==> inputs of tundra <==
==> flow/design.v <==
`timescale 100ps/10ps
module triangle(clk, reset, nt, xi, yi, busy, po, xo, yo);
input        clk, reset, nt;
input  [2:0] xi, yi;
output       busy, po;
output [2:0] xo, yo;
reg busy, po;
reg [4:0] state, next_state;  
reg [6:0] x_cor[0:2];         
reg [6:0] y_cor[0:2];         
reg [1:0] s0_count;           
reg s1_count;                 
reg s2_count;                 
reg s7_count;                 
reg [4:0] horiz;              
reg [3:0] out_count;          
reg signed [8:0] a[0:1];      
reg signed [8:0] b[0:1];      
reg signed [8:0] c[0:1];      
reg [3:0] ep, save_ep;        
reg signed [7:0] value;       
reg [1:0] o_idx;              
reg [2:0] xo, yo;             
reg loc;                      
reg [3:0] start;              
parameter s0=5'd0,s1=5'd1,s2=5'd2,s3=5'd3,s4=5'd4,s5=5'd5,s6=5'd6,s7=5'd7;
integer i,j;
always @(posedge clk or posedge reset)begin
    if(reset) state<=s0;
    else state<=next_state;
end
always @(*)begin
    case(state)
        s0:next_state=(s0_count==2'd3)?s1:s0;
        s1:next_state=(s1_count==1'b1)?s2:s1;
        s2:next_state=(out_count==y_cor[0]||out_count==y_cor[1]||out_count==y_cor[2])?s5:((s2_count==1'b1)?((value==8'd0)?s5:((value[7]==1'b0)?s3:s4)):s2);
        s3:next_state=(o_idx==2'd2)?s5:s2;
        s4:next_state=(o_idx==2'd1)?s5:s2;
        s5:next_state=(out_count==y_cor[0]||out_count==y_cor[2])?s6:((loc==1'b0)?((out_count==y_cor[1])?((start==x_cor[1])?s6:s5):((start==ep)?s6:s5)):((start==x_cor[0])?s6:s5));
        s6:next_state=(out_count==y_cor[2])?s7:s2;
        s7:next_state=(s7_count==1'b1)?s0:s7;
        default:next_state=s0;
    endcase
end
always @(posedge clk or posedge reset)begin
    if(reset) busy<=1'b0;
    else begin
        if(state==s7&&s7_count==1'b1) busy<=1'b0;
        else if(state==s0&&s0_count==2'd0&&nt==1'b0) busy<=1'b0;
        else busy<=1'b1;
    end
end
always @(posedge clk or posedge reset)begin
    if(reset) s0_count<=2'd0;
    else begin
        if(state==s7) s0_count<=2'd0;
        else if(state==s0&&s0_count==2'd0&&nt==1'b0) s0_count<=2'd0;
        else s0_count<=s0_count+2'd1;
    end
end
always @(posedge clk or posedge reset)begin
    if(reset)begin
        s1_count<=1'b0;
    end
    else begin
        if(state==s1) s1_count<=1'b1;
        else s1_count<=1'b0;
    end
end
always @(posedge clk or posedge reset)begin
    if(reset)begin
        s2_count<=1'b0;
    end
    else begin
        if(state==s2) s2_count<=1'b1;
        else s2_count<=1'b0;
    end
end
always @(posedge clk or posedge reset)begin
    if(reset)begin
        s7_count<=1'b0;
    end
    else begin
        if(state==s7) s7_count<=1'b1;
        else s7_count<=1'b0;
    end
end
always @(posedge clk or posedge reset)begin
    if(reset)begin
        loc<=1'b0;
    end
    else begin
        if(state==s1)begin
            if(x_cor[1]>x_cor[0]) loc<=1'b0;
            else loc<=1'b1;
        end
    end
end
always @(posedge clk or posedge reset)begin
    if(reset)begin
        for(i=0;i<2;i=i+1)begin
            a[i]<=9'd0;
        end
    end
    else begin
        case(state)
            s1:begin
                if(loc==1'b0)begin
                    a[0]<=($signed(y_cor[1])-$signed(y_cor[0]));
                    a[1]<=($signed(y_cor[2])-$signed(y_cor[1]));
                end
                else begin
                    a[0]<=($signed(y_cor[1])-$signed(y_cor[0]));
                    a[1]<=(~($signed(y_cor[2])-$signed(y_cor[1])))+9'd1;
                end
            end
        endcase
    end
end
always @(posedge clk or posedge reset)begin
    if(reset)begin
        for(i=0;i<2;i=i+1)begin
            b[i]<=9'd0;
        end
    end
    else begin
        case(state)
            s1:begin
                if(loc==1'b0)begin
                    b[0]<=(~($signed(x_cor[1])-$signed(x_cor[0])))+9'd1;
                    b[1]<=(~($signed(x_cor[2])-$signed(x_cor[1])))+9'd1;
                end
                else begin
                    b[0]<=(~($signed(x_cor[1])-$signed(x_cor[0])))+9'd1;
                    b[1]<=($signed(x_cor[2])-$signed(x_cor[1]));
                end
            end
        endcase
    end
end
always @(posedge clk or posedge reset)begin
    if(reset)begin
        for(i=0;i<2;i=i+1)begin
            c[i]<=9'd0;
        end
    end
    else begin
        case(state)
            s1:begin
                if(loc==1'b0)begin
                    c[0]<=($signed(y_cor[0]*x_cor[1])-$signed(y_cor[1]*x_cor[0]));
                    c[1]<=($signed(y_cor[1]*x_cor[2])-$signed(y_cor[2]*x_cor[1]));
                end
                else begin
                    c[0]<=($signed(y_cor[0]*x_cor[1])-$signed(y_cor[1]*x_cor[0]));
                    c[1]<=(~($signed(y_cor[1]*x_cor[2])-$signed(y_cor[2]*x_cor[1])))+9'd1;
                end
            end
        endcase
    end
end
always @(posedge clk or posedge reset)begin
    if(reset)begin
        for(i=0;i<3;i=i+1)begin
            x_cor[i]<=7'd0;
        end
    end
    else begin
        case(state)
            s0:begin
                x_cor[s0_count]<=xi;
            end
        endcase
    end
end
always @(posedge clk or posedge reset)begin
    if(reset)begin
        for(i=0;i<3;i=i+1)begin
            y_cor[i]<=7'd0;
        end
    end
    else begin
        case(state)
            s0:begin
                y_cor[s0_count]<=yi;
            end
        endcase
    end
end
always @(posedge clk or posedge reset)begin
    if(reset) begin
        horiz<=5'd0;
    end
    else begin
        case(state)
            s1:begin
                horiz<=(x_cor[1]-x_cor[0]);
            end
        endcase
    end
end
always @(posedge clk or posedge reset)begin
    if(reset)begin
        out_count<=4'd0;
    end
    else begin
        case(state)
            s1:out_count<=y_cor[0];
            s6:out_count<=out_count+4'd1;
        endcase
    end
end
always @(posedge clk or posedge reset)begin
    if(reset)begin
        ep<=4'd0;
    end
    else begin
        if(loc==1'b0)begin
            if(state==s6) ep<=save_ep;
            else if(state==s3)begin
                if(out_count<y_cor[1])begin
                    if(o_idx==2'd2) ep<=ep;
                    else ep<=ep+4'd1;
                end
                else ep<=ep-4'd1;
            end
            else if(state==s4)begin
                if(out_count<y_cor[1]) ep<=ep-4'd1;
                else begin
                    if(o_idx==2'd1) ep<=ep;
                    else ep<=ep+4'd1;
                end
            end
            else ep<=ep;
        end
        else begin
            if(state==s6) ep<=save_ep;
            else if(state==s3)begin
                if(out_count<y_cor[1])begin
                    if(o_idx==2'd2) ep<=ep;
                    else ep<=ep-4'd1;
                end
                else ep<=ep+4'd1;
            end
            else if(state==s4)begin
                if(out_count<y_cor[1]) ep<=ep+4'd1;
                else begin
                    if(o_idx==2'd1) ep<=ep;
                    else ep<=ep-4'd1;
                end
            end
            else ep<=ep;
        end
    end
end
always @(posedge clk or posedge reset)begin
    if(reset)begin
        o_idx<=2'd0;
    end
    else begin
        if(state==s3) o_idx<=2'd1;
        else if(state==s4) o_idx<=2'd2;
        else if(state==s5) o_idx<=2'd0;
    end
end
always @(posedge clk or posedge reset)begin
    if(reset)begin
        save_ep<=4'd0;
    end
    else begin
        if(state==s1) save_ep<=(x_cor[0]+x_cor[1])>>1;
    end
end
always @(posedge clk or posedge reset)begin
    if(reset)begin
        value<=8'd0;
    end
    else begin
        if(state==s2) begin
            if(out_count==y_cor[0]||out_count==y_cor[1]||out_count==y_cor[2]) value<=8'd0;
            else if(out_count<y_cor[1]) begin
                value<=(a[0]*$signed(ep))+(b[0]*$signed(out_count))+c[0];
            end
            else begin
                value<=(a[1]*$signed(ep))+(b[1]*$signed(out_count))+c[1];
            end
        end
    end
end
always @(posedge clk or posedge reset)begin
    if(reset) po<=1'b0;
    else if(state==s5) po<=1'b1;
    else po<=1'b0;
end
always @(posedge clk)begin
    if(state==s5) start<=start+4'd1;
    else begin
        if(loc==1'b0) start<=x_cor[0];
        else begin
            if(out_count==y_cor[1]) start<=x_cor[1];
            else start<=ep;
        end
    end
end
always @(posedge clk or posedge reset)begin
    if(reset)begin
        xo<=3'd0;
    end
    else begin
        if(state==s5)begin
            if(out_count==y_cor[0]) xo<=x_cor[0];
            else if(out_count==y_cor[2]) xo<=x_cor[2];
            else xo<=start;
        end
    end
end
always @(posedge clk or posedge reset)begin
    if(reset)begin
        yo<=3'd0;
    end
    else begin
        if(state==s5)begin
            if(out_count==y_cor[0]) yo<=y_cor[0];
            else if(out_count==y_cor[2]) yo<=y_cor[2];
            else yo<=out_count;
        end
    end
end
endmodule
==> flow/run.sh <==
#!/bin/bash
# the make line also repeats each setting of config.mk as NAME=value (left out here)
make -C /OpenROAD-flow-scripts/flow DESIGN_CONFIG=/design/flow/config.mk WORK_HOME=/design/flow/orfs CLKGATE_MAP_FILE= finish
==> flow/config.mk <==
export PLATFORM = sky130hd
export DESIGN_NAME = triangle
export DESIGN_NICKNAME = triangle
export VERILOG_FILES = /design/flow/design.v
export SDC_FILE = /design/flow/constraint.sdc
export NUM_CORES = 4
export LEC_CHECK = 0
export ABC_AREA = 1
export CAP_MARGIN = 0
export CORE_ASPECT_RATIO = 0.92
export CORE_MARGIN = 2
export CORE_UTILIZATION = 72
export CTS_CLUSTER_DIAMETER = 50
export CTS_CLUSTER_SIZE = 64
export MAX_ROUTING_LAYER = met4
export PLACE_DENSITY_LB_ADDON = 0.02
export SETUP_SLACK_MARGIN = 0.5
export SLEW_MARGIN = 0
==> flow/constraint.sdc <==
create_clock -name core_clock -period 4.34 [get_ports {clk}]
set_input_delay 0.8680 -clock core_clock [delete_from_list [all_inputs] [get_ports {clk}]]
set_output_delay 0.8680 -clock core_clock [all_outputs]
set_load 0.01 [all_outputs]
==> inputs of maple, as changes to tundra <==
CAP_MARGIN = 20   (was 0)
CORE_ASPECT_RATIO = not set   (was 0.92)
CTS_CLUSTER_DIAMETER = 400   (was 50)
CTS_CLUSTER_SIZE = 95   (was 64)
MAX_ROUTING_LAYER = not set   (was met4)
PLACE_DENSITY_LB_ADDON = not set   (was 0.02)
SETUP_SLACK_MARGIN = not set   (was 0.5)
SLEW_MARGIN = 20   (was 0)
TNS_END_PERCENT = 40   (was not set)
==> flow/constraint.sdc (replaced) <==
create_clock -name core_clock -period 2.89 [get_ports {clk}]
set_input_delay 0.5780 -clock core_clock [delete_from_list [all_inputs] [get_ports {clk}]]
set_output_delay 0.5780 -clock core_clock [all_outputs]
set_load 0.01 [all_outputs]
==> comparison table <==
Chip height: tundra 118.8 um; maple 123.6 um
Clock transition at the register clock pins on the worst setup and hold paths after CTS: tundra 0.08 ns; maple 0.07 ns
Nets: tundra 1,562; maple 1,643
Crit path setup slack, layout: tundra -0.1972 ns; maple -1.600 ns
Max Fclk: tundra 220.4 MHz; maple 222.7 MHz
Power per unit of standard cell area: tundra 164.6 nW/um^2; maple 227.2 nW/um^2
GRT Util Overall: tundra 0.3615; maple 0.3794
Post-route fraction of the period consumed by the critical path: tundra 1.045; maple 1.554
Effective utilization at floorplan: tundra 0.7440; maple 0.7395
Combinational logic power: tundra 46.8 uW; maple 72.1 uW
Fill cell count: tundra 921; maple 710
Run status: tundra finished with violations; maple finished with violations
Violated checks: tundra negative setup slack; maple negative setup slack
Non-CTS buffers: tundra 77; maple 158
Number of detailed-routing iterations run before antenna repair: tundra 9; maple 6
Met1 Wirelength: tundra 10.36 mm; maple 11.04 mm
Overall routed net length: tundra 25.27 mm; maple 28.23 mm
Routed length per instance: tundra 16.51 um; maple 17.42 um
Critical path data arrival time: tundra 4.84 ns; maple 4.74 ns
Final hold slack: tundra 0.4761 ns; maple 0.4612 ns
Final Skew: tundra 0.01197 ns; maple 0.01350 ns
CP Depth: tundra 21; maple 19
Fraction of area in registers: tundra 0.2287; maple 0.2112
Power Sequential: tundra 987 uW; maple 1.48 mW
Power figures rest on the tool's default switching activity, not on a simulated workload.
